==> flow/run.sh <==
#!/bin/bash
# the make line also repeats each setting of config.mk as NAME=value (left out here)
make -C /OpenROAD-flow-scripts/flow DESIGN_CONFIG=/design/flow/config.mk WORK_HOME=/design/flow/orfs CLKGATE_MAP_FILE= finish
==> flow/config.mk <==
export PLATFORM = sky130hd
export DESIGN_NAME = armreduced
export DESIGN_NICKNAME = armreduced
export VERILOG_FILES = /design/flow/design.v
export SDC_FILE = /design/flow/constraint.sdc
export NUM_CORES = 4
export LEC_CHECK = 0
export CAP_MARGIN = 0
export CORE_MARGIN = 2
export CORE_UTILIZATION = 65
export HOLD_SLACK_MARGIN = 0.29
export SETUP_SLACK_MARGIN = 2.33
export SLEW_MARGIN = 20
export TNS_END_PERCENT = 5
==> flow/constraint.sdc <==
create_clock -name core_clock -period 9.4 [get_ports {clk}]
set_input_delay 1.8800 -clock core_clock [delete_from_list [all_inputs] [get_ports {clk}]]
set_output_delay 1.8800 -clock core_clock [all_outputs]
set_load 0.01 [all_outputs]
==> flow/design.v <==
module ExtendMUX(
	 input[23:0] in,
	 input[1:0] ImmSrc,
	 output reg[31:0] ExtImm
	 );
	integer i;
	always @ (*)
	begin
		case(ImmSrc)
		2'b00:  
		begin
			ExtImm[7:0] = in[7:0];
			for(i=8;i<32;i=i+1)
				ExtImm[i] = in[7];
		end
		2'b01: 
		begin
			ExtImm[11:0] = in[11:0];
			for(i=12;i<32;i=i+1)
				ExtImm[i] = 'b0;
		end
		2'b10:  
		begin
			ExtImm[1:0] = 2'b00;
			ExtImm[25:2] = in[23:0];
			for(i=26;i<32;i=i+1)
				ExtImm[i] = in[23];
		end
		default:
			ExtImm = 'h00000000;
		endcase
	end
endmodule
module RegisterFile(
	input clk,
	input reset,
	input we,
	input RegSrcW,
	input[1:0] RegSrc,
	input[3:0] addr1,
	input[3:0] addr2,
	input[3:0] addr3,
	input[3:0] waddr,
	input[31:0] wdata,
	input[31:0] pcin,
	output reg[31:0] data1,
	output reg[31:0] data2,
	output reg[31:0] data3,
	output[31:0] pcout
	);
	reg[31:0] registers[15:0];
	integer idx;
	assign pcout = registers[15] + 32'd4;
	always @ (negedge clk)
	begin
		if (reset)
		begin
			for(idx=0; idx<=15; idx=idx+1) begin
				registers[idx] <= 'h00000000;
			end
		end
		else
		  begin
			if(we)
					registers[waddr] <= wdata;
		    if (RegSrcW == 1'b1) registers[15] <= pcin;
			else if (waddr != 4'b1111)
			    registers[15] <= pcin;	
		end
	end
	always @ (posedge clk)
	begin
		if (reset)
		begin
			data1 <= 'h00000000;
			data2 <= 'h00000000;
		end
		else
	    begin
			if (addr1 == 15) begin
				data1 <= registers[15] +32'd8;
			end
			else begin
				if(RegSrc[0] != 1'b1)
					data1 <= registers[addr1];
				else
					data1 <= registers[15] + 32'd8;
			end
			if (addr2 == 15) begin
				data2 <= registers[15] + 32'd8;
			end
			else
			begin
					data2 <= registers[addr2];
			end
			if (addr3 == 15) begin
				data3 <= registers[15] + 32'd8;
			end
			else begin
				data3 <= registers[addr3];
			end
		end
	end
endmodule
module armreduced(
	input clk,
	input reset,
	output[31:0] pc,
	input[31:0] inst,
	input nIRQ,
	output[3:0] be,
	output[31:0] memaddr,
	output memwrite,
	output memread,
	output[31:0] writedata,
	input[31:0] readdata
	);
	wire PCSrcD, PCSrcE, PCSrcM, PCSrcW;
	wire RegWriteD, RegWriteE, RegWriteM, RegWriteW;
	wire MemtoRegD, MemtoRegE, MemtoRegM, MemtoRegW;
	wire MemWriteD, MemWriteE, MemWriteM;
	wire [3:0] ALUControlD, ALUControlE;
	wire BranchD, BranchE, BranchTakenE;
	wire ALUSrcD, ALUSrcE;
	wire FlagWriteD, FlagWriteE;
	wire [1:0] ImmSrcD;
	wire [1:0] RegSrcD;
	wire [3:0] condE;
	wire condEx;
	wire [3:0] NZCV, FlagsE;
	wire newPCSrcE, newRegWriteE, newMemWriteE;
	wire [3:0] ALUFlags;
	wire InvalidRegD, InvalidRegE;
	wire StallF, StallD;
	wire FlushD, FlushE;
	wire FlushCtrlD;
	wire [1:0] ForwardAE, ForwardBE;
	wire[31:0] PCPlus4F, PCBranch;
	wire[31:0] NextPC;
	wire [31:0] PCF;
	wire [31:0] ResultW;
	assign be = 4'b1111;
	assign PCBranch = ALUResultE;
	assign NextPC = (BranchTakenE == 1'b1) ? PCBranch : (PCSrcW == 1'b1) ? ResultW : PCPlus4F;
	RegisterWBIF _RegisterWBIF(.clk(clk), .en(~StallF), .PC(NextPC), .PCF(PCF), .reset(reset));
	wire [31:0] instF;
	wire [31:0] instD;
	assign pc = PCF;
	assign PCPlus4F = PCF + 32'd4;
	RegisterIFID _RegisterIFID(.instF(inst), .clk(clk), .clr(FlushD), .en(~StallD), .instD(instD), .reset(reset));
	wire [1:0] OpcodeD;
	wire [3:0] ReadAddr1, ReadAddr2, WriteAddr, WA3D;
	wire [31:0] ReadData1, ReadData2, ReadData3;
	assign OpcodeD = instD[27:26];
	assign ReadAddr1 = instD[19:16];
	assign ReadAddr2 = (RegSrcD[1] == 1'b0) ? instD[3:0] : instD[15:12];
	assign WA3D = instD[15:12];
	ctrlSig _ctrlSig(.op(OpcodeD), .funct(instD[25:20]), .ALUOp(ALUControlD), .ImmSrc(ImmSrcD), .RegSrc(RegSrcD),  
		.PCSrc(PCSrcD), .RegWrite(RegWriteD), .MemWrite(MemWriteD), .MemtoReg(MemtoRegD), 
		.ALUSrc(ALUSrcD), .Svalue(FlagWriteD), .Branch(BranchD), .InvalidReg(InvalidRegD));
	wire newPCSrcD;
	assign newPCSrcD = (instD[15:12] == 4'b1111 && instD[24:21] == 4'b1101) ? 1'b1 : 1'b0;
	wire[31:0] pcoutD, pcoutE, pcoutM, pcoutW;	
	RegisterFile _RegisterFile(.clk(clk), .reset(reset), .we(RegWriteW), .RegSrcW(RegSrcW), .RegSrc(RegSrcD), 
		.addr1(ReadAddr1), .addr2(ReadAddr2), .addr3(WA3D), .waddr(WA3W), .wdata(ResultW), .pcin(PCF), 
		.data1(ReadData1), .data2(ReadData2), .data3(ReadData3), .pcout(pcoutD));
    wire IsReadAddr1_ValidD; 
    wire IsReadAddr2_ValidD;  
    assign IsReadAddr1_ValidD = ((instD[25:21] == 4'b1101 && OpcodeD == 2'b00) || BranchD)?  1'b0 : 1'b1;
    assign IsReadAddr2_ValidD = ( RegSrcD[1] == 1'b0 || (OpcodeD == 2'b01 && instD[20] == 1'b1 ) || (instD[25:21] ==4'b1101 &&
    OpcodeD == 2'b00)) ? 1'b1 : 1'b0;
	wire [31:0] ExtImmD;
	ExtendMUX _ExtendMUX(.in(instD[23:0]), .ImmSrc(ImmSrcD), .ExtImm(ExtImmD));
    wire RegSrcE;
	wire [1:0] OpcodeE;
    wire [3:0] ReadAddr1E, ReadAddr2E;
    wire [31:0] ReadData1E, ReadData2E;
    wire [3:0] WA3E, newWA3E;
    wire [31:0] ExtImmE;
	RegisterIDEXE _RegisterIDEXE(.ReadAddr1D(ReadAddr1), .ReadAddr2D(ReadAddr2), .OpcodeD(OpcodeD),
		.PCSrcD(newPCSrcD), .RegWriteD(RegWriteD), .MemtoRegD(MemtoRegD), .MemWriteD(MemWriteD),
        .ALUControlD(ALUControlD),.BranchD(BranchD),.ALUSrcD(ALUSrcD),.FlagWriteD(FlagWriteD),
		.CondD(instD[31:28]),.FlagsD(NZCV), .RegSrcD(RegSrcD[0]),
		.ReadData1D(ReadData1), .ReadData2D(ReadData2), .WriteAddress3D(WA3D),
		.ExtImmD(ExtImmD), .IsReadAddr1_ValidD(IsReadAddr1_ValidD), .IsReadAddr2_ValidD(IsReadAddr2_ValidD),
		.pcoutD(pcoutD), .clk(clk), .clr(FlushE), .reset(reset), .flushCtrlSig(FlushCtrlD),
        .ReadAddr1E(ReadAddr1E), .ReadAddr2E(ReadAddr2E), .OpcodeE(OpcodeE),
		.PCSrcE(PCSrcE),.RegWriteE(RegWriteE), .MemtoRegE(MemtoRegE),.MemWriteE(MemWriteE),
		.ALUControlE(ALUControlE),.BranchE(BranchE),.ALUSrcE(ALUSrcE), .FlagWriteE(FlagWriteE),
		.condE(condE),.FlagsE(FlagsE), .RegSrcE(RegSrcE),
		.ReadData1E(ReadData1E),.ReadData2E(ReadData2E),.WriteAddress3E(WA3E),
		.ExtImmE(ExtImmE), .IsReadAddr1_ValidE(IsReadAddr1_ValidE), .IsReadAddr2_ValidE(IsReadAddr2_ValidE), .pcoutE(pcoutE)
    );
	wire [31:0] WriteDataE, ALUResultE;
    wire [31:0] SrcAE,SrcBE; 
    wire IsReadAddr1_ValidE, IsReadAddr2_ValidE;
    assign  newWA3E = (BranchTakenE) ? 4'd14 : WA3E;
    assign SrcAE = (ForwardAE == 2'b00) ? ReadData1E : (ForwardAE == 2'b01) ? ResultW : ALUOutM;
    assign WriteDataE = (ForwardBE == 2'b00) ? ReadData2E :(ForwardBE == 2'b01) ? ResultW : ALUOutM;
    assign SrcBE = (ALUSrcE == 1'b0) ? WriteDataE : ExtImmE;
    ALU32bit _ALU32bit (.SrcA(SrcAE), .SrcB(SrcBE), .ALUOp(ALUControlE), .ALUResult(ALUResultE), .ALUFlags(ALUFlags));
	conditionUnit _conditionUnit(.FlagWriteE(FlagWriteE), .condE(condE), .FlagsE(FlagsE), .ALUFlags(ALUFlags), 
		.NZCV(NZCV), .condEx(condEx));
	assign BranchTakenE = BranchE & condEx;
    assign newPCSrcE = PCSrcE & condEx;
    assign newRegWriteE = RegWriteE & condEx;
    assign newMemWriteE = MemWriteE & condEx;
	wire [3:0] WA3M;
    wire [31:0] WriteDataM;
    wire [31:0] ALUOutM;
    wire RegSrcM;
    wire BranchTakenM, BranchTakenW;
    RegisterEXEMEM _RegisterEXEMEM(
		.PCSrcE(newPCSrcE),.RegWriteE(newRegWriteE),.MemtoRegE(MemtoRegE),.MemWriteE(newMemWriteE),
        .clk(clk), .reset(reset),
		.ALUResultE(ALUResultE),.WriteDataE(WriteDataE),.WA3E(newWA3E), .RegSrcE(RegSrcE), .pcoutE(pcoutE), .BranchTakenE(BranchTakenE), 
        .PCSrcM(PCSrcM), .RegWriteM(RegWriteM), .MemtoRegM(MemtoRegM), .MemWriteM(MemWriteM), 
        .WriteDataM(WriteDataM),.ALUOutM(ALUOutM), .WA3M(WA3M), .RegSrcM(RegSrcM), .pcoutM(pcoutM), .BranchTakenM(BranchTakenM));
	assign memaddr = ALUOutM;
    assign memread = 1'b1;  
    assign memwrite = MemWriteM;
    assign writedata = WriteDataM;
	wire [31:0] ReadDataW, ALUOutW;
	wire [3:0] WA3W;
	wire RegSrcW;
	RegisterMEMWB _RegisterMEMWB(
		.clk(clk),
		.reset(reset),
		.PCSrcM(PCSrcM),
		.RegWriteM(RegWriteM),
		.MemtoRegM(MemtoRegM),
		.ALUOutM(ALUOutM),
		.ReadDataM(readdata),
		.WA3M(WA3M),
		.RegSrcM(RegSrcM),
		.pcoutM(pcoutM),
		.BranchTakenM(BranchTakenM),
		.PCSrcW(PCSrcW),
		.RegWriteW(RegWriteW),
		.MemtoRegW(MemtoRegW),
		.ReadDataW(ReadDataW),
		.ALUOutW(ALUOutW),
		.WA3W(WA3W),
		.RegSrcW(RegSrcW),
		.pcoutW(pcoutW),
		.BranchTakenW(BranchTakenW));
	assign ResultW = (BranchTakenW) ? pcoutW : (MemtoRegW == 1'b1) ? ReadDataW : ALUOutW;
	StallforControlHazard _StallforControlHazard(.newPCSrcE(newPCSrcE), .PCSrcM(PCSrcM), .PCSrcW(PCSrcW), 
	 .BranchTakenE(BranchTakenE), .FlushD(FlushD), .FlushE(FlushE));
    StallforDataHazard _StallforDataHazard(
		.ReadRegister1(ReadAddr1), .ReadRegister2(ReadAddr2),.WriteRegisterE(WA3E),
		.OpcodeE(OpcodeE), .RegWriteE(RegWriteE), .BranchTakenE(BranchTakenE),
		.StallF(StallF),.StallD(StallD),.FlushCtrlD(FlushCtrlD), .IsReadAddr1_ValidE(IsReadAddr1_ValidE),
		.WriteRegisterW(WA3W), .RegWriteW(RegWriteW));
	ForwardforDataHazard _ForwardforDataHazard(
    	.ReadAddr1E(ReadAddr1E), .ReadAddr2E(ReadAddr2E),
		.WriteAddrM(WA3M),.regWriteM(RegWriteM),
    	.WriteAddrW(WA3W), .regWriteW(RegWriteW), 
		.ForwardAE(ForwardAE), .ForwardBE(ForwardBE),
		.IsReadAddr1_ValidE(IsReadAddr1_ValidE), 
        .IsReadAddr2_ValidE(IsReadAddr2_ValidE) 
		);
endmodule
module RegisterIFID(
    input [31:0] instF,
    input clk,
    input clr,
    input en,
    input reset,
    output reg [31:0] instD
);
    always @(negedge clk) begin
        if (clr)
            instD <= 32'd0;
        else if (reset)
            instD <= 32'd0;
        else if (en)
            instD <= instF;
        else 
            instD <= instD;
    end
endmodule
module RegisterIDEXE(
    input [3:0]ReadAddr1D,
    input [3:0]ReadAddr2D,
    input [1:0]OpcodeD,
    input PCSrcD,
    input RegWriteD,
    input MemtoRegD,
    input MemWriteD,
    input [3:0] ALUControlD,
    input BranchD,
    input ALUSrcD,
    input FlagWriteD,
    input [3:0] CondD,
    input [3:0] FlagsD,
    input RegSrcD,
    input [31:0] ReadData1D,
    input [31:0] ReadData2D,
    input [3:0] WriteAddress3D,
    input [31:0] ExtImmD,
    input flushCtrlSig,
    input InvalidRegD,
    input IsReadAddr1_ValidD,
    input IsReadAddr2_ValidD,
    input [31:0]pcoutD,
    input clk,
    input clr,
    input reset,
    output reg [3:0] ReadAddr1E,
    output reg [3:0] ReadAddr2E,
    output reg [1:0] OpcodeE,
    output reg PCSrcE,
    output reg RegWriteE,
    output reg MemtoRegE,
    output reg MemWriteE,
    output reg [3:0] ALUControlE,
    output reg BranchE,
    output reg ALUSrcE,
    output reg FlagWriteE,
    output reg [3:0] condE,
    output reg [3:0] FlagsE,
    output reg RegSrcE,
    output reg [31:0] ReadData1E,
    output reg [31:0] ReadData2E,
    output reg [3:0] WriteAddress3E,
    output reg [31:0] ExtImmE,
    output reg InvalidRegE,
    output reg IsReadAddr1_ValidE,
    output reg IsReadAddr2_ValidE,
    output reg [31:0] pcoutE
);
    always @(negedge clk) begin
        if (clr) begin
            ReadAddr1E <= 4'b0;
            ReadAddr2E <= 4'b0;
            OpcodeE <= 2'b0;
            PCSrcE <= 1'b0;
            RegWriteE <= 1'b0;
            MemtoRegE <= 1'b0;
            MemWriteE <= 1'b0;
            ALUControlE <= 4'b0000;
            BranchE <= 1'b0;
            ALUSrcE <= 1'b0;
            FlagWriteE <= 1'b0;
            condE <= 4'b0;
            RegSrcE <= 1'b0;
            ReadData1E <= 32'b0;
            ReadData2E <= 32'b0;
            WriteAddress3E <= 4'b0;
            ExtImmE <= 32'b0;
            InvalidRegE <= 1'b0;
            IsReadAddr1_ValidE <= 1'b0; 
            IsReadAddr2_ValidE <= 1'b0;
            pcoutE <= 32'b0;
            FlagsE <= 4'b0000;
        end
        else if (reset) begin
            ReadAddr1E <= 4'b0;
            ReadAddr2E <= 4'b0;
            OpcodeE <= 2'b0;
            PCSrcE <= 1'b0;
            RegWriteE <= 1'b0;
            MemtoRegE <= 1'b0;
            MemWriteE <= 1'b0;
            ALUControlE <= 4'b0000;
            BranchE <= 1'b0;
            ALUSrcE <= 1'b0;
            FlagWriteE <= 1'b0;
            condE <= 4'b0;
            RegSrcE <= 1'b0;
            FlagsE <= 4'b0;
            ReadData1E <= 32'b0;
            ReadData2E <= 32'b0;
            WriteAddress3E <= 4'b0;
            ExtImmE <= 32'b0;
            InvalidRegE <= 1'b0;
            IsReadAddr1_ValidE <= 1'b0; 
            IsReadAddr2_ValidE <= 1'b0;
            pcoutE <= 32'b0;
            FlagsE <= 4'b0000;
		end
        else begin
            if (flushCtrlSig == 1'b1) begin
                PCSrcE <= 1'b0;
                RegWriteE <= 1'b0;
                MemtoRegE <= 1'b0;
                MemWriteE <= 1'b0;
                ALUControlE <= 4'b0000;
                BranchE <= 1'b0;
                ALUSrcE <= 1'b0;
                FlagWriteE <= 1'b0;
                condE <= 4'b0;     
                RegSrcE <= 1'b0;
                InvalidRegE <= 1'b0;   
                IsReadAddr1_ValidE <= 1'b0; 
                IsReadAddr2_ValidE <= 1'b0;
            end
            else begin
                PCSrcE <= PCSrcD;
                RegWriteE <= RegWriteD;
                MemtoRegE <= MemtoRegD;
                MemWriteE <= MemWriteD;
                ALUControlE <= ALUControlD;
                BranchE <= BranchD;
                ALUSrcE <= ALUSrcD;
                FlagWriteE <= FlagWriteD;
                condE <= CondD;
                RegSrcE <= RegSrcD;
                InvalidRegE <= InvalidRegD;
                IsReadAddr1_ValidE <= IsReadAddr1_ValidD; 
                IsReadAddr2_ValidE <= IsReadAddr2_ValidD; 
            end
            ReadAddr1E <= ReadAddr1D;
            ReadAddr2E <= ReadAddr2D;
            OpcodeE <= OpcodeD;
            ReadData1E <= ReadData1D;
            ReadData2E <= ReadData2D;
            WriteAddress3E <= WriteAddress3D;
            ExtImmE <= ExtImmD;
            pcoutE <= pcoutD;
            FlagsE <= FlagsD;
        end
    end
endmodule
module RegisterEXEMEM(
   input PCSrcE,
   input RegWriteE,
   input MemtoRegE,
   input MemWriteE,
   input clk,
   input reset,
   input [31:0] ALUResultE,
   input [31:0] WriteDataE,
   input [3:0] WA3E,
   input RegSrcE,
   input [31:0]pcoutE,
   input BranchTakenE,
   output reg PCSrcM,
   output reg RegWriteM,
   output reg MemtoRegM,
   output reg MemWriteM,
   output reg [3:0] WA3M,
   output reg [31:0] WriteDataM,
   output reg [31:0] ALUOutM,
   output reg RegSrcM,
   output reg [31:0]pcoutM,
   output reg BranchTakenM
   );
   always @ (negedge clk) begin
      if (reset) begin
            PCSrcM <= 1'b0;
            RegWriteM <= 1'b0;
            MemtoRegM <= 1'b0;
            MemWriteM <= 1'b0;
            WA3M <= 4'b0;
            ALUOutM <= 32'b0;
            WriteDataM <= 32'b0;
            RegSrcM <= 1'b0;
            pcoutM <= 32'b0;
            BranchTakenM <= 1'b0;
      end
      else
            PCSrcM <= PCSrcE;
            RegWriteM <= RegWriteE;
            MemtoRegM <= MemtoRegE;
            MemWriteM <= MemWriteE;
            WA3M <= WA3E;
            ALUOutM <= ALUResultE;
            WriteDataM <= WriteDataE;
            RegSrcM <= RegSrcE;
            pcoutM <= pcoutE;
            BranchTakenM <= BranchTakenE;
      end
endmodule
module RegisterMEMWB(
   input clk,
   input reset,
   input PCSrcM,
   input RegWriteM,
   input MemtoRegM,
   input [31:0] ALUOutM,
   input [31:0] ReadDataM,
   input [3:0] WA3M,
   input RegSrcM,
   input [31:0]pcoutM,
   input BranchTakenM,
   output reg PCSrcW,
   output reg RegWriteW,
   output reg MemtoRegW,
   output reg [31:0]ReadDataW,
   output reg [31:0] ALUOutW,
   output reg [3:0] WA3W,
   output reg RegSrcW,
   output reg [31:0]pcoutW,
   output reg BranchTakenW
);
 always @ (negedge clk) begin
      if (reset) begin
            PCSrcW <= 1'b0;
            RegWriteW <= 1'b0;
            MemtoRegW <= 1'b0;
            ReadDataW <= 32'b0;
            ALUOutW <= 32'b0;
            WA3W <= 4'b0;
            RegSrcW <= 1'b0;
            pcoutW <= 32'b0;
            BranchTakenW <= 1'b0;
      end
      else
           PCSrcW <= PCSrcM;
           RegWriteW <= RegWriteM;
           MemtoRegW <= MemtoRegM;
           ReadDataW <= ReadDataM;
           ALUOutW <= ALUOutM;
           WA3W <= WA3M;
           RegSrcW <= RegSrcM;
           pcoutW <= pcoutM;
           BranchTakenW <= BranchTakenM;
      end
endmodule
module RegisterWBIF(
    input clk,
    input en,
    input [31:0] PC,
    input reset,
    output reg [31:0] PCF
);
    always @(negedge clk) begin
		if (reset)
			PCF <= 'h00000000;
        else if (en)
            PCF <= PC;
        else
            PCF <= PCF;
    end
endmodule
module StallforControlHazard(
    input newPCSrcE,
    input PCSrcM,
    input PCSrcW,
    input BranchTakenE,
    output reg FlushD,
    output reg FlushE
);
  always @(*) begin
    if (BranchTakenE == 1'b1) begin
       FlushD = 1'b1;
       FlushE = 1'b1;
    end
    else if (newPCSrcE == 1'b1 || PCSrcM == 1'b1 || PCSrcW == 1'b1) begin
       FlushD = 1'b1;
       FlushE = 1'b1;
    end
    else begin
       FlushD = 1'b0;
       FlushE = 1'b0;
    end
  end
endmodule
module StallforDataHazard(
    input [3:0] ReadRegister1,
    input [3:0] ReadRegister2,
    input [3:0] WriteRegisterE,
    input [3:0] WriteRegisterW,
    input [1:0] OpcodeE,
    input RegWriteE,
    input RegWriteW,
    input BranchTakenE,
    input IsReadAddr1_ValidE,
    output reg StallF,
    output reg StallD,
    output reg FlushCtrlD
);
    always @(*) begin
        if (RegWriteE == 1'b1 && OpcodeE == 2'b01 && (WriteRegisterE == ReadRegister1 || WriteRegisterE == ReadRegister2
    )) begin  
                StallF = 1;  
                StallD = 1;
                FlushCtrlD = 1;
          end
        else if (BranchTakenE == 1'b0 && RegWriteW == 1'b1 && (WriteRegisterW == ReadRegister1 || WriteRegisterW == ReadRegister2))
           begin StallF = 1; StallD = 1; FlushCtrlD = 1;
           end
        else begin
            StallF = 0;
            StallD = 0;
            FlushCtrlD = 0;
        end
    end
endmodule
module ForwardforDataHazard(
    input [3:0] ReadAddr1E,
    input [3:0] ReadAddr2E,
    input InvalidRegE,  
    input [3:0] WriteAddrM,
    input regWriteM,
    input [3:0] WriteAddrW,
    input regWriteW,
    input IsReadAddr1_ValidE, 
    input IsReadAddr2_ValidE, 
    output reg [1:0] ForwardAE,
    output reg [1:0] ForwardBE
);
    wire match1EM;
    wire match1EW;
    wire match2EM;
    wire match2EW;
    assign match1EM = (ReadAddr1E == WriteAddrM) ? 1'b1 : 1'b0;
    assign match1EW = (ReadAddr1E == WriteAddrW) ? 1'b1 : 1'b0;
    assign match2EM = (ReadAddr2E == WriteAddrM) ? 1'b1 : 1'b0;
    assign match2EW = (ReadAddr2E == WriteAddrW) ? 1'b1 : 1'b0;
    always @(*) begin
        begin
            if (match1EM && regWriteM)
                ForwardAE = 2'b10;
            else if (match1EW && regWriteW)
                ForwardAE = 2'b01;
            else
                ForwardAE = 2'b00;
        end
        begin
            if (match2EM && regWriteM)
                ForwardBE = 2'b10;
            else if (match2EW && regWriteW)
                ForwardBE = 2'b01;
            else
                ForwardBE = 2'b00;
        end
    end
endmodule
module ctrlSig(
	input [1:0] op,
	input [5:0] funct,
	output reg [3:0] ALUOp,
	output reg [1:0] ImmSrc,
	output reg [1:0] RegSrc,
	output reg PCSrc,
	output reg RegWrite,
	output reg MemWrite,
	output reg MemtoReg,
	output reg ALUSrc,
	output reg Svalue,
	output reg Branch,
	output reg InvalidReg
	);
	wire [3:0] cmd = funct[4:1];
	wire cmpOnly = (cmd[3:2] == 2'b10);
	always @ (*)
	begin
		ALUOp = 4'b0100;
		ImmSrc = 2'b00;
		RegSrc = 2'b00;
		PCSrc = 1'b0;
		RegWrite = 1'b0;
		MemWrite = 1'b0;
		MemtoReg = 1'b0;
		ALUSrc = 1'b0;
		Svalue = 1'b0;
		Branch = 1'b0;
		InvalidReg = 1'b0;
		case(op)
		2'b00:  
		begin
			ALUOp = cmd;
			ImmSrc = 2'b00;
			ALUSrc = funct[5];
			RegWrite = ~cmpOnly;
			Svalue = funct[0] | cmpOnly;
		end
		2'b01:  
		begin
			ALUOp = funct[3] ? 4'b0100 : 4'b0010;
			ImmSrc = 2'b01;
			ALUSrc = 1'b1;
			RegWrite = funct[0];
			MemtoReg = funct[0];
			MemWrite = ~funct[0];
			RegSrc = {~funct[0], 1'b0};
		end
		2'b10:  
		begin
			ALUOp = 4'b0100;
			ImmSrc = 2'b10;
			ALUSrc = 1'b1;
			RegSrc = 2'b01;
			Branch = 1'b1;
			RegWrite = funct[4];
		end
		default: ;
		endcase
	end
endmodule
module ALU32bit(
	input [31:0] SrcA,
	input [31:0] SrcB,
	input [3:0] ALUOp,
	output reg [31:0] ALUResult,
	output [3:0] ALUFlags
	);
	reg [32:0] sum;
	reg arith;
	reg [31:0] opA, opB;
	always @ (*)
	begin
		arith = 1'b0;
		opA = SrcA;
		opB = SrcB;
		sum = 33'd0;
		case(ALUOp)
		4'b0000, 4'b1000: ALUResult = SrcA & SrcB;        
		4'b0001, 4'b1001: ALUResult = SrcA ^ SrcB;        
		4'b0010, 4'b0110, 4'b1010:                        
		begin
			arith = 1'b1;
			opB = ~SrcB;
			sum = {1'b0, SrcA} + {1'b0, ~SrcB} + 33'd1;
			ALUResult = sum[31:0];
		end
		4'b0011, 4'b0111:                                 
		begin
			arith = 1'b1;
			opA = SrcB;
			opB = ~SrcA;
			sum = {1'b0, SrcB} + {1'b0, ~SrcA} + 33'd1;
			ALUResult = sum[31:0];
		end
		4'b0100, 4'b0101, 4'b1011:                        
		begin
			arith = 1'b1;
			sum = {1'b0, SrcA} + {1'b0, SrcB};
			ALUResult = sum[31:0];
		end
		4'b1100: ALUResult = SrcA | SrcB;                 
		4'b1101: ALUResult = SrcB;                        
		4'b1110: ALUResult = SrcA & ~SrcB;                
		default: ALUResult = ~SrcB;                       
		endcase
	end
	assign ALUFlags[3] = ALUResult[31];
	assign ALUFlags[2] = (ALUResult == 32'd0);
	assign ALUFlags[1] = arith & sum[32];
	assign ALUFlags[0] = arith & (opA[31] == opB[31]) & (ALUResult[31] != opA[31]);
endmodule
module conditionUnit(
	input FlagWriteE,
	input [3:0] condE,
	input [3:0] FlagsE,
	input [3:0] ALUFlags,
	output [3:0] NZCV,
	output reg condEx
	);
	wire N = FlagsE[3];
	wire Z = FlagsE[2];
	wire C = FlagsE[1];
	wire V = FlagsE[0];
	always @ (*)
	begin
		case(condE)
		4'b0000: condEx = Z;                  
		4'b0001: condEx = ~Z;                 
		4'b0010: condEx = C;                  
		4'b0011: condEx = ~C;                 
		4'b0100: condEx = N;                  
		4'b0101: condEx = ~N;                 
		4'b0110: condEx = V;                  
		4'b0111: condEx = ~V;                 
		4'b1000: condEx = C & ~Z;             
		4'b1001: condEx = ~C | Z;             
		4'b1010: condEx = (N == V);           
		4'b1011: condEx = (N != V);           
		4'b1100: condEx = ~Z & (N == V);      
		4'b1101: condEx = Z | (N != V);       
		default: condEx = 1'b1;               
		endcase
	end
	assign NZCV = (FlagWriteE & condEx) ? ALUFlags : FlagsE;
endmodule
==> results.py, run 1 <==
# Metrics from the implementation run
metrics = {
    "floorplan": {
        "initCoreUtil_pct": 65.8,
        "die_area_mm2": 0.0839,
        "fp.coreArea_mm2": 0.0807,
        "die_h_um": 290,
        "die_w_um": 290,
        "ios": 169,
        "fp-row-count": 104,
    },
    "yosys": {
        "synth_area_mm2": 0.0531,
        "top_cell": "nor2_1",
        "ys_sh_adder_pct": 3.53,
        "netlist_top_cells_count": "nor2_1 (794), nand2_1 (793), edfxtp_1 (512)",
        "synth.distinct_cells": 112,
        "yosysWarnings": 13,
        "synthArstFlopShare_pct": 0,
        "synthSimpleGateAreaFrac_pct": 18.5,
        "netlist_logic_family_top": "simple AND/OR/NAND/NOR gates",
        "ys_area_mm2": 0.0531,
        "syn_avg_cell_area_um2": 9.64,
        "area_leaders": "edfxtp_1 (29%), dfxtp_1 (19%), mux4_2 (7.4%), nor2_1 (5.6%), nand2_1 (5.6%)",
        "postSynthCellCount": 5502,
        "ys_cells": 5502,
        "ys_sh_aoi_pct": 14.1,
        "synth_seq_share_pct": 47.8,
        "synth_flops": 1010,
        "edf_count": 512,
        "xor_area_share_pct": 2.11,
        "flop_cell": "edfxtp_1",
        "synth.area.mux_share_pct": 9.56,
        "synth_top_area_share_pct": 29.0,
        "largest_area_cell": "edfxtp_1",
    },
    "global_routing": {
        "grtUsageTotal_pct": 78.1,
        "grt_overflow": 3,
    },
    "cts": {
        "cts-htree-levels": 3,
        "cts_buffer_depth": 3,
        "cts_buffers": 105,
        "cts_hold_buf": 0,
        "cts.sinks": 1010,
        "clockRootBuffer": "clkbuf_16",
    },
    "status": {
        "status": "aborted with a tool error",
        "stop_stage": "5_1_grt",
        "first-error": "[ERROR GRT-0232] Routing congestion too high. Check the congestion heatmap in the GUI.",
    },
    "place": {
        "place_congestion": 1.09,
        "dpl.hpwl_mm": 131,
        "portBuffers": 162,
    },
}
-- per-layer routing --
metal | global-route usage (%) | overflow
met5 | 44.6 | 0
met4 | 77.2 | 1
met3 | 67.2 | 0
met2 | 90.8 | 1
met1 | 77.6 | 1
-- metrics by stage --
stage	hold WS (ns)	setup WS, ns	area (um^2)	instances	total power [W]
after CTS	0.294	1.58	66700	7729	0.0149
after detailed placement	0.312	0.777	55700	6412	0.00893
after global placement	0.310	0.647	55700	6412	0.00889
after floorplan	0.310	1.47	53300	5506	0.00764
-- repair_timing --
item / 4_1_cts
setup buffers: 128
pin swaps: 107
endpoints found under the setup margin: 1363
gates resized: 826
gates cloned: 48
==> run 2, diff against run 1 <==
ABC_AREA = 0   (was default)
CAP_MARGIN = 25   (was 0)
CELL_PAD_IN_SITES_DETAIL_PLACEMENT = 2   (was default)
CELL_PAD_IN_SITES_GLOBAL_PLACEMENT = 3   (was default)
CORE_ASPECT_RATIO = 1.62   (was default)
CORE_UTILIZATION = 24   (was 65)
CTS_CLUSTER_DIAMETER = 61   (was default)
CTS_CLUSTER_SIZE = 88   (was default)
HOLD_SLACK_MARGIN = 0.26   (was 0.29)
MAX_ROUTING_LAYER = met5   (was default)
MIN_ROUTING_LAYER = met2   (was default)
PLACE_DENSITY_LB_ADDON = 0.04   (was default)
SETUP_SLACK_MARGIN = default   (was 2.33)
TNS_END_PERCENT = 70   (was 5)
clock period = 24.6 ns   (was 9.4 ns; I/O delays follow)
==> run 2 against run 1 <==
- now clean on timing, DRC and antenna
- synthesized area stayed put
- die size went up to 2.7 times the previous value
- synthesized cell count stayed put
==> results.py, run 2 <==
# Flow results
metrics = {
    "floorplan": {
        "die_h_um": 602,
        "fp-row-count": 219,
        "initCoreUtil_pct": 24.1,
        "ios": 169,
        "die_w_um": 373,
        "die_area_mm2": 0.225,
        "fp.coreArea_mm2": 0.220,
    },
    "worst_setup_path": {
        "crit_buf_inv": 1,
        "ff2ff_path_depth": 15,
        "required_ns": 12.98,
        "critPathSlowestCell": "nor4bb_1",
        "cp_data_arrival_time_ns": 8.25,
        "path_class": "in2reg",
        "path_max_fanout": 34,
        "rr_startpoint": "_RegisterIFID.instD[27]$_SDFFE_NP0N_",
        "crit_path_end_kind": "flip-flop",
        "worstSetupEndpoint": "_RegisterIDEXE.FlagsE[2]$_SDFFE_NP0P_",
        "crit_chain": "buf_4 -> nor3_1 -> o21ai_4 -> nor2_1 -> or4b_1 -> nor4bb_1 -> nand4_1 -> nand2_1",
        "rr_endpoint": "_RegisterFile.data2[30]$_SDFF_PP0_",
        "r2r_slack_ns": 6.81,
        "startpoint": "reset",
        "critPathMaxStageDelay_ns": 0.93,
        "worst-path-stages": 8,
        "worstSetupStartpointType": "input pin",
        "path_delay_family": "simple AND/OR/NAND/NOR gates",
    },
    "cts": {
        "cts-htree-levels": 3,
        "clkLatencyLatePin_ns": 0.79,
        "cts.reportedPaths.clkPinSlew_ns": 0.04,
        "cts_setup_buffers": 0,
        "cts.sinks": 1010,
        "cts_buffers": 99,
        "cts_tree": "yes",
        "clockRootBuffer": "clkbuf_16",
        "cts_hold_buf": 0,
        "cts_buffer_depth": 3,
        "post_cts_resized": 0,
    },
    "yosys": {
        "synth.distinct_cells": 112,
        "ys_sh_adder_pct": 3.53,
        "synthSimpleGateAreaFrac_pct": 18.5,
        "netlist_logic_family_top": "simple AND/OR/NAND/NOR gates",
        "synth_flops": 1010,
        "xor_area_share_pct": 2.11,
        "synth_area_mm2": 0.0531,
        "ys_cells": 5502,
        "top_cell": "nor2_1",
        "synth.area.mux_share_pct": 9.56,
        "flop_cell": "edfxtp_1",
        "area_leaders": "edfxtp_1 (29%), dfxtp_1 (19%), mux4_2 (7.4%), nor2_1 (5.6%), nand2_1 (5.6%)",
        "syn_avg_cell_area_um2": 9.64,
        "postSynthCellCount": 5502,
        "ys_area_mm2": 0.0531,
        "yosysWarnings": 13,
        "synth_top_area_share_pct": 29.0,
        "largest_area_cell": "edfxtp_1",
        "edf_count": 512,
        "netlist_top_cells_count": "nor2_1 (794), nand2_1 (793), edfxtp_1 (512)",
        "synthArstFlopShare_pct": 0,
        "ys_sh_aoi_pct": 14.1,
        "synth_seq_share_pct": 47.8,
    },
    "global_routing": {
        "grt_pass1_wl_mm": 410,
        "grt_overflow": 0,
        "antenna_found_initial": 2,
        "grt_start_max_net_pins": 129,
        "grt_pass1_vias": 75600,
        "grtUsageTotal_pct": 38.8,
    },
    "place": {
        "numPlacedInstances": 8269,
        "place_congestion": 0.996,
        "place_area_mm2": 0.0581,
        "dpl.hpwl_mm": 204,
        "portBuffers": 162,
    },
    "detailed_routing": {
        "routed_wl_mm": 297,
        "drt_iter0_markers": 10200,
        "vias": 65100,
        "first_pass_iters": 6,
        "drc": 0,
        "wl_per_cell_um": 31.4,
        "ant_nets": 0,
        "vias_per_cell": 6.88,
    },
    "timing": {
        "skew_ns": 0.0694,
        "rsz0062_at_grt": "false",
        "holdWs_ns": 0.311,
        "hold_violations": 0,
        "drv_slew": 0,
        "relSlewSlack_pct": 27.4,
        "setup_viol": 0,
        "worst_pin_slew_ns": 1.07,
        "finalSetupTns_ns": 0,
    },
    "pwr": {
        "comb-power_w": 0.00144,
        "p_seq_w": 0.00201,
        "power_frac_seq_pct": 34.2,
        "ir_drop_v": 0.0000544,
        "pg_clk_w": 0.00244,
        "power_leader": "the clock network",
        "p_int_w": 0.00342,
        "p_per_area_mw_per_mm2": 89.7,
        "power.switching_w": 0.00246,
        "power.leakage_nw": 27.0,
        "p_sw_share_pct": 41.9,
        "pwr-share-clk_pct": 41.4,
        "pwr-share-comb_pct": 24.4,
    },
    "finish": {
        "num-fill-cells": 24700,
        "nets": 6658,
        "fin_cells": 9462,
        "syn_to_final_growth_pct": 23.7,
        "fin_area_mm2": 0.0656,
    },
    "flow_run": {
        "warnings": 1090,
        "maxCapViolCount": 0,
    },
    "min_path": {
        "hold_class": "reg2reg",
        "holdPathStages": 0,
        "min-delay-start": "_RegisterIDEXE.pcoutE[7]$_SDFF_NP0_",
        "holdPathEnd": "_RegisterEXEMEM.pcoutM[7]$_DFF_N_",
    },
    "status": {
        "status": "no timing/DRC/antenna violations",
    },
}
-- run 2: layout make-up --
| type | instances | area (um^2) | share of cell area [%] |
|---|---|---|---|
| Timing Repair Buffer | 334 | 2950 | 4.49 |
| Clock buffer | 102 | 2550 | 3.89 |
| Tap cell | 2873 | 3590 | 5.48 |
| Clock inverter | 1030 | 4770 | 7.27 |
| Antenna cell | 61 | 153 | 0.233 |
| Sequential cell | 1010 | 25400 | 38.7 |
| Inverter | 141 | 532 | 0.810 |
| Multi-Input combinational cell | 3911 | 25700 | 39.2 |
-- run 2: stage by stage --
stage / worst slack [ns] / power, W / util (%)
2_1_floorplan: 5.30 / 0.00292 / -
3_3_place_gp: 4.02 / 0.00363 / 26.4
3_5_place_dp: 4.01 / 0.00365 / 26.4
4_1_cts: 4.78 / 0.00591 / 29.8
5_1_grt: 4.68 / 0.00625 / 29.8
6_report: 4.73 / 0.00588 / 29.9
-- run 2: metal layers --
metal / vias to the layer above / wire length (um) / GRT usage (%) / part of all wire, %
li1: 21600 / - / - / -
met5: - / 2140 / 8.23 / 0.72
met3: 1771 / 109000 / 44.8 / 37
met1: 21800 / 0 / - / 0
met4: 46 / 21900 / 9.46 / 7.4
met2: 19900 / 164000 / 50.7 / 55
==> run 3, diff against run 2 <==
ABC_AREA = default   (was 0)
CAP_MARGIN = 20   (was 25)
CELL_PAD_IN_SITES_DETAIL_PLACEMENT = default   (was 2)
CELL_PAD_IN_SITES_GLOBAL_PLACEMENT = default   (was 3)
CORE_ASPECT_RATIO = default   (was 1.62)
CORE_UTILIZATION = 66   (was 24)
CTS_CLUSTER_DIAMETER = default   (was 61)
CTS_CLUSTER_SIZE = default   (was 88)
HOLD_SLACK_MARGIN = default   (was 0.26)
MAX_ROUTING_LAYER = default   (was met5)
MIN_ROUTING_LAYER = default   (was met2)
PLACE_DENSITY_LB_ADDON = default   (was 0.04)
TNS_END_PERCENT = default   (was 70)
clock period = 14.5 ns   (was 24.6 ns; I/O delays follow)
==> run 3 against run 2 <==
- utilization is 49 points higher
- final cell count is 20% lower
- register-to-register slack worse by 4.4 ns
- wire length is 31% lower
- sequential share of layout area is 1.9 points higher
- via count is 21% lower
- combinational power is 44% higher
- worst setup slack worse by 2.4 ns
- first-iteration DRC count is 21% lower
- critical path depth is 7 lower
- critical endpoint is now pc[4]
- highest routed layer unchanged
==> results.py, run 3 <==
# Flow results
metrics = {
    "status": {
        "status": "no timing/DRC/antenna violations",
    },
    "yosys": {
        "synth.area.mux_share_pct": 9.56,
        "largest_area_cell": "edfxtp_1",
        "top_cell": "nor2_1",
        "area_leaders": "edfxtp_1 (29%), dfxtp_1 (19%), mux4_2 (7.4%), nor2_1 (5.6%), nand2_1 (5.6%)",
        "synth_seq_share_pct": 47.8,
        "netlist_top_cells_count": "nor2_1 (794), nand2_1 (793), edfxtp_1 (512)",
        "netlist_logic_family_top": "simple AND/OR/NAND/NOR gates",
        "yosysWarnings": 13,
        "flop_cell": "edfxtp_1",
        "synth_flops": 1010,
        "synth_top_area_share_pct": 29.0,
        "xor_area_share_pct": 2.11,
        "ys_sh_adder_pct": 3.53,
        "syn_avg_cell_area_um2": 9.64,
        "edf_count": 512,
        "ys_sh_aoi_pct": 14.1,
        "ys_area_mm2": 0.0531,
        "synth.distinct_cells": 112,
        "synth_area_mm2": 0.0531,
        "synthArstFlopShare_pct": 0,
        "synthSimpleGateAreaFrac_pct": 18.5,
        "ys_cells": 5502,
        "postSynthCellCount": 5502,
    },
    "pwr": {
        "p_sw_share_pct": 38.9,
        "p_int_w": 0.00577,
        "total_power_w": 0.00944,
        "pwr-share-comb_pct": 22.1,
        "power_frac_seq_pct": 35.9,
        "p_per_area_mw_per_mm2": 151,
        "p_seq_w": 0.00339,
        "power.leakage_nw": 26.6,
        "power.switching_w": 0.00367,
        "pg_clk_w": 0.00397,
        "comb-power_w": 0.00208,
        "power_leader": "the clock network",
        "pwr-share-clk_pct": 42.1,
        "ir_drop_v": 0.000126,
    },
    "place": {
        "place_congestion": 1.07,
        "portBuffers": 162,
        "numPlacedInstances": 6389,
        "dpl.hpwl_mm": 127,
        "dpl_worst_slack_ns": 1.82,
    },
    "worst_setup_path": {
        "critPathMaxStageDelay_ns": 0.70,
        "worstSetupStartpointType": "flip-flop",
        "rr_endpoint": "_RegisterFile.data2[19]$_SDFF_PP0_",
        "worstSetupEndpoint": "pc[4]",
        "worst-path-stages": 1,
        "path_class": "reg2out",
        "required_ns": 11.60,
        "r2r_slack_ns": 2.45,
        "critPathSlowestCell": "clkdlybuf4s50_1",
        "crit_chain": "clkdlybuf4s50_1",
        "ff2ff_path_depth": 15,
        "crit_path_end_kind": "output pin",
        "rr_startpoint": "_RegisterIFID.instD[27]$_SDFFE_NP0N_",
        "path_max_fanout": 10,
        "cp_data_arrival_time_ns": 9.30,
        "path_delay_family": "buffers and inverters",
        "crit_buf_inv": 1,
        "startpoint": "_RegisterWBIF.PCF[4]$_SDFFE_NP0N_",
    },
    "min_path": {
        "holdPathStages": 0,
        "holdPathEnd": "_RegisterMEMWB.pcoutW[11]$_DFF_N_",
        "min-delay-start": "_RegisterEXEMEM.pcoutM[11]$_DFF_N_",
        "hold_class": "reg2reg",
    },
    "detailed_routing": {
        "ant_nets": 0,
        "drc": 0,
        "first_pass_iters": 7,
        "drt_iter0_markers": 8064,
        "vias": 51300,
        "routed_wl_mm": 205,
        "vias_per_cell": 6.81,
        "wl_per_cell_um": 27.2,
    },
    "floorplan": {
        "fp-row-count": 103,
        "die_area_mm2": 0.0827,
        "fp.coreArea_mm2": 0.0793,
        "die_w_um": 288,
        "ios": 169,
        "initCoreUtil_pct": 66.9,
        "die_h_um": 288,
    },
    "timing": {
        "skew_ns": 0.0988,
        "finalSetupTns_ns": 0,
        "worst_pin_slew_ns": 1.38,
        "hold_violations": 0,
        "fin_ws_ns": 2.30,
        "rsz0062_at_grt": "false",
        "relSlewSlack_pct": 7.46,
        "drv_slew": 0,
        "setup_viol": 0,
    },
    "finish": {
        "syn_to_final_growth_pct": 17.7,
        "fin_cells": 7535,
        "nets": 6606,
    },
    "global_routing": {
        "grt_pass1_wl_mm": 300,
        "grtUsageTotal_pct": 48.6,
        "antenna_found_initial": 5,
        "grt_start_max_net_pins": 138,
        "grt_pass1_vias": 50700,
        "grt_overflow": 0,
    },
    "cts": {
        "cts_buffer_depth": 3,
        "clkLatencyLatePin_ns": 0.76,
        "cts.sinks": 1010,
        "cts_hold_buf": 0,
        "cts_buffers": 104,
        "cts-htree-levels": 3,
        "clockRootBuffer": "clkbuf_16",
        "cts_setup_buffers": 0,
        "cts_tree": "yes",
        "post_cts_resized": 0,
        "cts.reportedPaths.clkPinSlew_ns": 0.05,
    },
    "flow_run": {
        "warnings": 1093,
        "maxCapViolCount": 0,
    },
}
==> run 3: area by class of cell <==
class	instances	area (um^2)
antenna	6	15.0
clock buffer	119	2830
clock inverter	1021	4240
fill	4884	16800
inverter	141	532
multi-input combinational	3911	25700
sequential	1010	25400
tap	1050	1310
timing repair buffer	277	2520
==> run 3: layer usage <==
metal	share of wire [%]	global-route usage (%)	vias to the layer above	routed length (um)
met5	0.014	0	-	28
met4	8.7	37.9	4	17900
met3	14	14.1	1185	29500
met2	44	73.6	4997	90400
met1	33	58.6	23600	67300
li1	-	-	21500	-
==> run 3: stage by stage <==
| stage | utilization (%) | hold slack, ns | cell area, um^2 |
|---|---|---|---|
| after floorplan | - | 0.310 | 53100 |
| after global placement | 69.8 | 0.310 | 55300 |
| after detailed placement | 69.8 | 0.312 | 55300 |
| after CTS | 78.7 | 0.286 | 62400 |
| after global routing | 78.8 | 0.294 | 62400 |
| final | 78.8 | 0.291 | 62500 |
==> run 4, diff against run 3 <==
CELL_PAD_IN_SITES_GLOBAL_PLACEMENT = 3   (was default)
CORE_MARGIN = 6   (was 2)
CORE_UTILIZATION = 40   (was 66)
MAX_ROUTING_LAYER = met4   (was default)
clock period = 20.0 ns   (was 14.5 ns; I/O delays follow)
==> run 4 against run 3 <==
- sequential share of layout area is 1.1 points lower
- register-to-register slack better by 2.8 ns
- cell area is 2.8% higher
- highest routed layer is now met4
- global-route usage is 18 points lower
- largest power group unchanged
==> results.py, run 4 <==
# Flow results
metrics = {
    "yosys": {
        "xor_area_share_pct": 2.11,
        "ys_sh_aoi_pct": 14.1,
        "synthSimpleGateAreaFrac_pct": 18.5,
        "ys_sh_adder_pct": 3.53,
        "syn_avg_cell_area_um2": 9.64,
        "largest_area_cell": "edfxtp_1",
        "flop_cell": "edfxtp_1",
        "synth_area_mm2": 0.0531,
        "synth_top_area_share_pct": 29.0,
        "top_cell": "nor2_1",
        "synthArstFlopShare_pct": 0,
        "netlist_top_cells_count": "nor2_1 (794), nand2_1 (793), edfxtp_1 (512)",
        "synth.area.mux_share_pct": 9.56,
        "area_leaders": "edfxtp_1 (29%), dfxtp_1 (19%), mux4_2 (7.4%), nor2_1 (5.6%), nand2_1 (5.6%)",
        "ys_area_mm2": 0.0531,
        "postSynthCellCount": 5502,
        "synth_flops": 1010,
        "edf_count": 512,
        "netlist_logic_family_top": "simple AND/OR/NAND/NOR gates",
        "yosysWarnings": 13,
        "ys_cells": 5502,
        "synth.distinct_cells": 112,
        "synth_seq_share_pct": 47.8,
    },
    "pwr": {
        "p_sw_share_pct": 36.9,
        "power_leader": "the clock network",
        "power.leakage_nw": 27.0,
        "p_per_area_mw_per_mm2": 111,
        "pwr-share-clk_pct": 43.9,
        "power_frac_seq_pct": 34.4,
        "pwr-share-comb_pct": 21.6,
        "power.switching_w": 0.00262,
        "pg_clk_w": 0.00312,
        "p_int_w": 0.00447,
        "ir_drop_v": 0.0000752,
        "p_seq_w": 0.00244,
        "comb-power_w": 0.00154,
    },
    "finish": {
        "fin_cells": 8278,
        "fin_area_mm2": 0.0642,
        "syn_to_final_growth_pct": 21.0,
        "fin_util_pct": 48.8,
        "flop_area_mm2": 0.0254,
        "logic_area_mm2": 0.0257,
        "num-fill-cells": 12800,
        "nets": 6632,
    },
    "place": {
        "dpl.hpwl_mm": 147,
        "numPlacedInstances": 7108,
        "place_congestion": 0.893,
        "place_area_mm2": 0.0564,
        "portBuffers": 162,
    },
    "detailed_routing": {
        "vias": 46700,
        "ant_nets": 0,
        "drt_iter0_markers": 4004,
        "vias_per_cell": 5.64,
        "routed_wl_mm": 218,
        "first_pass_iters": 5,
        "wl_per_cell_um": 26.3,
        "drc": 0,
    },
    "status": {
        "status": "no timing/DRC/antenna violations",
    },
    "cts": {
        "post_cts_resized": 0,
        "cts.reportedPaths.clkPinSlew_ns": 0.04,
        "cts_setup_buffers": 0,
        "cts_hold_buf": 0,
        "cts-htree-levels": 3,
        "cts_buffers": 117,
        "cts_buffer_depth": 3,
        "cts.sinks": 1010,
        "clockRootBuffer": "clkbuf_16",
        "cts_tree": "yes",
        "clkLatencyLatePin_ns": 0.75,
    },
    "worst_setup_path": {
        "startpoint": "reset",
        "worst-path-stages": 5,
        "r2r_slack_ns": 5.29,
        "rr_startpoint": "_RegisterIFID.instD[27]$_SDFFE_NP0N_",
        "crit_buf_inv": 2,
        "critPathMaxStageDelay_ns": 0.81,
        "ff2ff_path_depth": 13,
        "worstSetupEndpoint": "_RegisterFile.registers[2][17]$_SDFFCE_NN0P_",
        "worstSetupStartpointType": "input pin",
        "path_delay_family": "simple AND/OR/NAND/NOR gates",
        "rr_endpoint": "_RegisterFile.data2[12]$_SDFF_PP0_",
        "path_max_fanout": 33,
        "cpMostUsedCell": "buf_4",
        "crit_path_end_kind": "flip-flop",
        "path_class": "in2reg",
        "cp_data_arrival_time_ns": 6.74,
        "crit_chain": "buf_4 -> nor3_1 -> nand2_2 -> nand2b_2 -> buf_4",
        "required_ns": 10.36,
        "critPathSlowestCell": "nand2_2",
    },
    "floorplan": {
        "initCoreUtil_pct": 40.4,
        "fp-row-count": 133,
        "ios": 169,
        "fp.coreArea_mm2": 0.131,
        "die_w_um": 376,
        "die_h_um": 376,
        "die_area_mm2": 0.142,
    },
    "timing": {
        "relSlewSlack_pct": 21.5,
        "setup_viol": 0,
        "finalSetupTns_ns": 0,
        "skew_ns": 0.0374,
        "holdWs_ns": 0.309,
        "worst_pin_slew_ns": 1.17,
        "drv_slew": 0,
        "rsz0062_at_grt": "false",
        "hold_violations": 0,
    },
    "min_path": {
        "hold_class": "reg2reg",
        "holdPathStages": 0,
        "min-delay-start": "_RegisterEXEMEM.pcoutM[29]$_DFF_N_",
        "holdPathEnd": "_RegisterMEMWB.pcoutW[29]$_DFF_N_",
    },
    "flow_run": {
        "maxCapViolCount": 0,
        "warnings": 1096,
    },
    "global_routing": {
        "antenna_found_initial": 4,
        "grt_pass1_wl_mm": 315,
        "grt_pass1_vias": 47100,
        "grtUsageTotal_pct": 30.6,
        "grt_overflow": 0,
        "grt_start_max_net_pins": 138,
    },
}
-- run 4: cell type report --
class / count / share of cell area, %
clock inverters: 1048 / 7.60
multi-input cells: 3911 / 40.0
flip-flops and latches: 1010 / 39.5
repair buffers: 290 / 4.10
diodes: 3 / 0.0117
clock buffers: 120 / 4.58
well taps: 1755 / 3.42
inverters: 141 / 0.828
-- run 4: routing by layer --
layer	up-vias	global-route usage [%]	wire length [um]
met3	309	5.82	13300
li1	21600	-	-
met1	23100	39.3	93500
met5	-	-	0
met4	0	11.7	6910
met2	1704	48.4	104000
-- run 4: per-stage QoR --
step	total power, W	worst slack (ns)
floorplan	0.00359	3.92
global placement	0.00426	2.89
detailed placement	0.00426	2.89
CTS	0.00715	3.66
global route	0.00750	3.58
finish	0.00709	3.61
==> run 5, diff against run 4 <==
CELL_PAD_IN_SITES_GLOBAL_PLACEMENT = default   (was 3)
CORE_MARGIN = 2   (was 6)
CORE_UTILIZATION = 13   (was 40)
MAX_ROUTING_LAYER = default   (was met4)
clock period = 23.3 ns   (was 20.0 ns; I/O delays follow)
==> run 5 against run 4 <==
- final cell count is 44% higher
- wire length increased by 4.7%
- still clean
- worst hold slack got worse by 0.0079 ns
- combinational power is about 10% lower
- sequential power is 14% lower
- sequential share of layout area down 2.5 points
==> results.py, run 5 <==
# Flow results
metrics = {
    "status": {
        "status": "no timing/DRC/antenna violations",
    },
    "pwr": {
        "p_sw_share_pct": 38.2,
        "pg_clk_w": 0.00246,
        "power_frac_seq_pct": 35.5,
        "power_leader": "the clock network",
        "power.leakage_nw": 26.9,
        "comb-power_w": 0.00135,
        "p_seq_w": 0.00210,
        "p_int_w": 0.00366,
        "total_power_w": 0.00592,
        "p_per_area_mw_per_mm2": 86.4,
        "power.switching_w": 0.00226,
        "pwr-share-comb_pct": 22.9,
        "ir_drop_v": 0.0000663,
        "pwr-share-clk_pct": 41.6,
    },
    "worst_setup_path": {
        "path_delay_family": "simple AND/OR/NAND/NOR gates",
        "startpoint": "reset",
        "crit_path_end_kind": "flip-flop",
        "path_max_fanout": 34,
        "cp_data_arrival_time_ns": 7.62,
        "critPathSlowestCell": "nand2b_2",
        "cpMostUsedCell": "buf_4",
        "worst-path-stages": 6,
        "rr_startpoint": "_RegisterIFID.instD[27]$_SDFFE_NP0N_",
        "worstSetupEndpoint": "_RegisterFile.registers[0][4]$_SDFFCE_NN0P_",
        "path_class": "in2reg",
        "worstSetupStartpointType": "input pin",
        "r2r_slack_ns": 7.06,
        "required_ns": 12.03,
        "rr_endpoint": "_RegisterFile.data2[27]$_SDFF_PP0_",
        "crit_buf_inv": 2,
        "crit_chain": "buf_4 -> nor2b_1 -> nor3b_1 -> nand2_2 -> nand2b_2 -> buf_4",
        "critPathMaxStageDelay_ns": 0.75,
        "ff2ff_path_depth": 15,
    },
    "detailed_routing": {
        "vias": 48500,
        "routed_wl_mm": 228,
        "ant_nets": 0,
        "vias_per_cell": 4.05,
        "wl_per_cell_um": 19.1,
        "first_pass_iters": 6,
        "drc": 0,
        "drt_iter0_markers": 6444,
    },
    "timing": {
        "setup_viol": 0,
        "holdWs_ns": 0.301,
        "rsz0062_at_grt": "false",
        "finalSetupTns_ns": 0,
        "skew_ns": 0.0575,
        "relSlewSlack_pct": 13.2,
        "worst_pin_slew_ns": 1.29,
        "drv_slew": 0,
        "hold_violations": 0,
    },
    "cts": {
        "cts.reportedPaths.clkPinSlew_ns": 0.05,
        "cts_setup_buffers": 0,
        "cts_buffer_depth": 3,
        "cts.sinks": 1010,
        "cts_tree": "yes",
        "cts-htree-levels": 3,
        "clkLatencyLatePin_ns": 0.78,
        "post_cts_resized": 0,
        "clockRootBuffer": "clkbuf_16",
        "cts_hold_buf": 0,
        "cts_buffers": 110,
    },
    "global_routing": {
        "grt_pass1_vias": 47100,
        "grt_start_max_net_pins": 151,
        "grtUsageMet2_pct": 17.6,
        "grtUsageTotal_pct": 10.5,
        "top_usage_layer": "met2",
        "grt_overflow": 0,
        "grt_use_met1_pct": 12.1,
        "grtUsageMet3_pct": 2.82,
        "grt_pass1_wl_mm": 322,
        "antenna_found_initial": 29,
    },
    "floorplan": {
        "initCoreUtil_pct": 13.1,
        "ios": 169,
        "die_h_um": 643,
        "fp.coreArea_mm2": 0.406,
        "fp-row-count": 234,
        "die_area_mm2": 0.413,
        "die_w_um": 643,
    },
    "yosys": {
        "top_cell": "nor2_1",
        "netlist_top_cells_count": "nor2_1 (794), nand2_1 (793), edfxtp_1 (512)",
        "synthArstFlopShare_pct": 0,
        "synth_seq_share_pct": 47.8,
        "edf_count": 512,
        "synth_flops": 1010,
        "synth_area_mm2": 0.0531,
        "postSynthCellCount": 5502,
        "synth.distinct_cells": 112,
        "ys_sh_adder_pct": 3.53,
        "ys_cells": 5502,
        "area_leaders": "edfxtp_1 (29%), dfxtp_1 (19%), mux4_2 (7.4%), nor2_1 (5.6%), nand2_1 (5.6%)",
        "synthSimpleGateAreaFrac_pct": 18.5,
        "largest_area_cell": "edfxtp_1",
        "synth.area.mux_share_pct": 9.56,
        "xor_area_share_pct": 2.11,
        "yosysWarnings": 13,
        "synth_top_area_share_pct": 29.0,
        "flop_cell": "edfxtp_1",
        "syn_avg_cell_area_um2": 9.64,
        "netlist_logic_family_top": "simple AND/OR/NAND/NOR gates",
        "ys_area_mm2": 0.0531,
        "ys_sh_aoi_pct": 14.1,
    },
    "place": {
        "place_congestion": 0.922,
        "dpl.hpwl_mm": 158,
        "portBuffers": 162,
    },
    "finish": {
        "nets": 6643,
        "syn_to_final_growth_pct": 29.0,
    },
    "min_path": {
        "holdPathStages": 0,
        "min-delay-start": "_RegisterEXEMEM.pcoutM[23]$_DFF_N_",
        "hold_class": "reg2reg",
        "holdPathEnd": "_RegisterMEMWB.pcoutW[23]$_DFF_N_",
    },
    "flow_run": {
        "maxCapViolCount": 0,
        "warnings": 1094,
    },
}
run 5: cell type report:
| cell class | instances | area [um^2] |
|---|---|---|
| Fill cell | 45500 | 338000 |
| Multi-Input combinational cell | 3911 | 25700 |
| Sequential cell | 1010 | 25400 |
| Tap cell | 5428 | 6790 |
| Clock inverter | 1022 | 4330 |
| Clock buffer | 129 | 3000 |
| Timing Repair Buffer | 308 | 2750 |
| Inverter | 141 | 532 |
| Antenna cell | 11 | 27.5 |
run 5: stage by stage:
step | utilization, % | std cells | cell area, um^2 | setup slack [ns]
finish | 16.8 | 12000 | 68500 | 4.41
global route | 16.8 | 11900 | 68400 | 4.34
CTS | 16.8 | 11900 | 68400 | 4.48
detailed placement | 15.0 | 10800 | 61100 | 3.77
global placement | 15.0 | 10800 | 61100 | 3.77
floorplan | - | 5506 | 53100 | 4.91
run 5: per-layer routing:
metal  up-vias  part of all wire [%]
li1      21600                     -
met1     23300                    37
met2      2907                    48
met3       593                   9.9
met4        16                   5.4
met5         -                 0.045
==> run 6, diff against run 5 <==
CELL_PAD_IN_SITES_GLOBAL_PLACEMENT = 1   (was default)
CORE_MARGIN = 6   (was 2)
CORE_UTILIZATION = 18   (was 13)
CTS_CLUSTER_SIZE = 32   (was default)
HOLD_SLACK_MARGIN = -0.04   (was default)
MAX_ROUTING_LAYER = met4   (was default)
MIN_ROUTING_LAYER = met1   (was default)
PLACE_DENSITY_LB_ADDON = 0.26   (was default)
SLEW_MARGIN = 5   (was 20)
clock period = 9.33 ns   (was 23.3 ns; I/O delays follow)
==> run 6 against run 5 <==
- utilization increased by 6.6 points
- worst setup slack got worse by 3.7 ns
- clock power increased to 2.8 times the previous value
- wire length increased by 11%
- die size decreased by 25%
- global-route usage increased by 5.7 points
- register-to-register slack got worse by 6.4 ns
- total power increased to 2.7 times the previous value
- critical path type is now reg2reg
- largest cell class unchanged
- cell area about the same
- synthesized cell count unchanged
- via count decreased by 0.87%
==> results.py, run 6 <==
# Flow results
metrics = {
    "detailed_routing": {
        "vias_per_cell": 4.54,
        "wl_per_cell_um": 24.0,
        "drc": 0,
        "routed_wl_mm": 254,
        "ant_nets": 0,
        "drt_iter0_markers": 3836,
        "first_pass_iters": 5,
        "vias": 48000,
    },
    "cts": {
        "cts_setup_buffers": 0,
        "clockRootBuffer": "clkbuf_16",
        "cts_buffers": 133,
        "cts.sinks": 1010,
        "post_cts_resized": 0,
        "cts_hold_buf": 0,
        "clkLatencyLatePin_ns": 0.80,
        "cts_buffer_depth": 3,
        "cts.reportedPaths.clkPinSlew_ns": 0.06,
        "cts-htree-levels": 4,
        "cts_tree": "yes",
    },
    "yosys": {
        "ys_area_mm2": 0.0531,
        "largest_area_cell": "edfxtp_1",
        "ys_sh_aoi_pct": 14.1,
        "ys_sh_adder_pct": 3.53,
        "area_leaders": "edfxtp_1 (29%), dfxtp_1 (19%), mux4_2 (7.4%), nor2_1 (5.6%), nand2_1 (5.6%)",
        "synth_top_area_share_pct": 29.0,
        "xor_area_share_pct": 2.11,
        "synthArstFlopShare_pct": 0,
        "postSynthCellCount": 5502,
        "netlist_logic_family_top": "simple AND/OR/NAND/NOR gates",
        "synthSimpleGateAreaFrac_pct": 18.5,
        "edf_count": 512,
        "synth.area.mux_share_pct": 9.56,
        "syn_avg_cell_area_um2": 9.64,
        "yosysWarnings": 13,
        "synth_flops": 1010,
        "netlist_top_cells_count": "nor2_1 (794), nand2_1 (793), edfxtp_1 (512)",
        "synth_seq_share_pct": 47.8,
        "flop_cell": "edfxtp_1",
        "synth.distinct_cells": 112,
        "synth_area_mm2": 0.0531,
        "ys_cells": 5502,
        "top_cell": "nor2_1",
    },
    "global_routing": {
        "grt_pass1_wl_mm": 356,
        "grtUsageMet2_pct": 25.6,
        "grtUsageTotal_pct": 16.2,
        "grt_pass1_vias": 48000,
        "grt_overflow": 0,
        "top_usage_layer": "met2",
        "antenna_found_initial": 15,
        "grtUsageMet3_pct": 3.08,
        "grt_start_max_net_pins": 93,
        "grt_use_met1_pct": 21.0,
    },
    "min_path": {
        "holdPathEnd": "_RegisterMEMWB.pcoutW[16]$_DFF_N_",
        "hold_class": "reg2reg",
        "holdPathStages": 0,
        "min-delay-start": "_RegisterEXEMEM.pcoutM[16]$_DFF_N_",
    },
    "pwr": {
        "pwr-share-clk_pct": 43.7,
        "comb-power_w": 0.00368,
        "power_leader": "the clock network",
        "power.leakage_nw": 28.0,
        "ir_drop_v": 0.000158,
        "p_seq_w": 0.00526,
        "pg_clk_w": 0.00694,
        "power_frac_seq_pct": 33.1,
        "p_per_area_mw_per_mm2": 232,
        "p_sw_share_pct": 37.7,
        "power.switching_w": 0.00599,
        "pwr-share-comb_pct": 23.2,
        "p_int_w": 0.00991,
    },
    "timing": {
        "drv_slew": 0,
        "hold_violations": 0,
        "worst_pin_slew_ns": 1.07,
        "relSlewSlack_pct": 28.6,
        "skew_ns": 0.0657,
        "rsz0062_at_grt": "false",
        "setup_viol": 0,
        "finalSetupTns_ns": 0,
        "holdWs_ns": 0.313,
    },
    "worst_setup_path": {
        "crit_buf_inv": 0,
        "worst-path-stages": 13,
        "path_delay_family": "simple AND/OR/NAND/NOR gates",
        "path_class": "reg2reg",
        "required_ns": 9.98,
        "critPathMaxStageDelay_ns": 0.49,
        "rr_endpoint": "_RegisterFile.data2[31]$_SDFF_PP0_",
        "critPathSlowestCell": "edfxtp_1",
        "startpoint": "_RegisterFile.registers[15][3]$_DFFE_NP_",
        "cp_data_arrival_time_ns": 9.28,
        "path_max_fanout": 6,
        "worstSetupStartpointType": "flip-flop",
        "ff2ff_path_depth": 13,
        "crit_chain": "ha_1 -> and3_1 -> and3_1 -> and3_1 -> and3_1 -> and3_1 -> nand3_1 -> nor2_1 -> and4_1 -> nand3_1 -> xor2_1 -> o21ai_0 -> nor2b_1",
        "cpMostUsedCell": "and3_1",
        "r2r_slack_ns": 0.70,
        "crit_path_end_kind": "flip-flop",
        "worstSetupEndpoint": "_RegisterFile.data2[31]$_SDFF_PP0_",
        "rr_startpoint": "_RegisterFile.registers[15][3]$_DFFE_NP_",
    },
    "status": {
        "status": "no timing/DRC/antenna violations",
    },
    "floorplan": {
        "fp.coreArea_mm2": 0.292,
        "die_w_um": 555,
        "die_area_mm2": 0.308,
        "die_h_um": 555,
        "initCoreUtil_pct": 18.2,
        "fp-row-count": 198,
        "ios": 169,
    },
    "finish": {
        "nets": 6779,
        "syn_to_final_growth_pct": 29.1,
        "fin_util_pct": 23.5,
    },
    "place": {
        "portBuffers": 162,
        "place_congestion": 0.920,
        "dpl.hpwl_mm": 185,
    },
    "flow_run": {
        "warnings": 1082,
        "maxCapViolCount": 0,
    },
}
-- run 6: final cells by class --
| class | instances | area [um^2] |
|---|---|---|
| sequential | 1010 | 25400 |
| clock buffer | 145 | 3480 |
| clock inverter | 1038 | 4620 |
| tap | 3900 | 4880 |
| fill | 31900 | 224000 |
| antenna | 9 | 22.5 |
| inverter | 141 | 532 |
| timing repair buffer | 421 | 3960 |
| multi-input combinational | 3911 | 25600 |
-- run 6: through the flow --
stage | area (um^2) | total power, W | setup slack [ns] | instances
after floorplan | 53100 | 0.00769 | 0.720 | 5506
after global placement | 60300 | 0.00955 | 0.610 | 9380
after detailed placement | 60300 | 0.00955 | 0.638 | 9381
after CTS | 68400 | 0.0161 | 0.557 | 10600
after global routing | 68500 | 0.0169 | 0.504 | 10600
final | 68500 | 0.0159 | 0.696 | 10600
-- run 6: metal layers --
metal | vias to the layer above | routed length, um
li1 | 21900 | -
met1 | 24100 | 113000
met2 | 1739 | 119000
met3 | 295 | 15100
met4 | 0 | 6330
met5 | - | 0
Power and IR drop assume default switching activity.
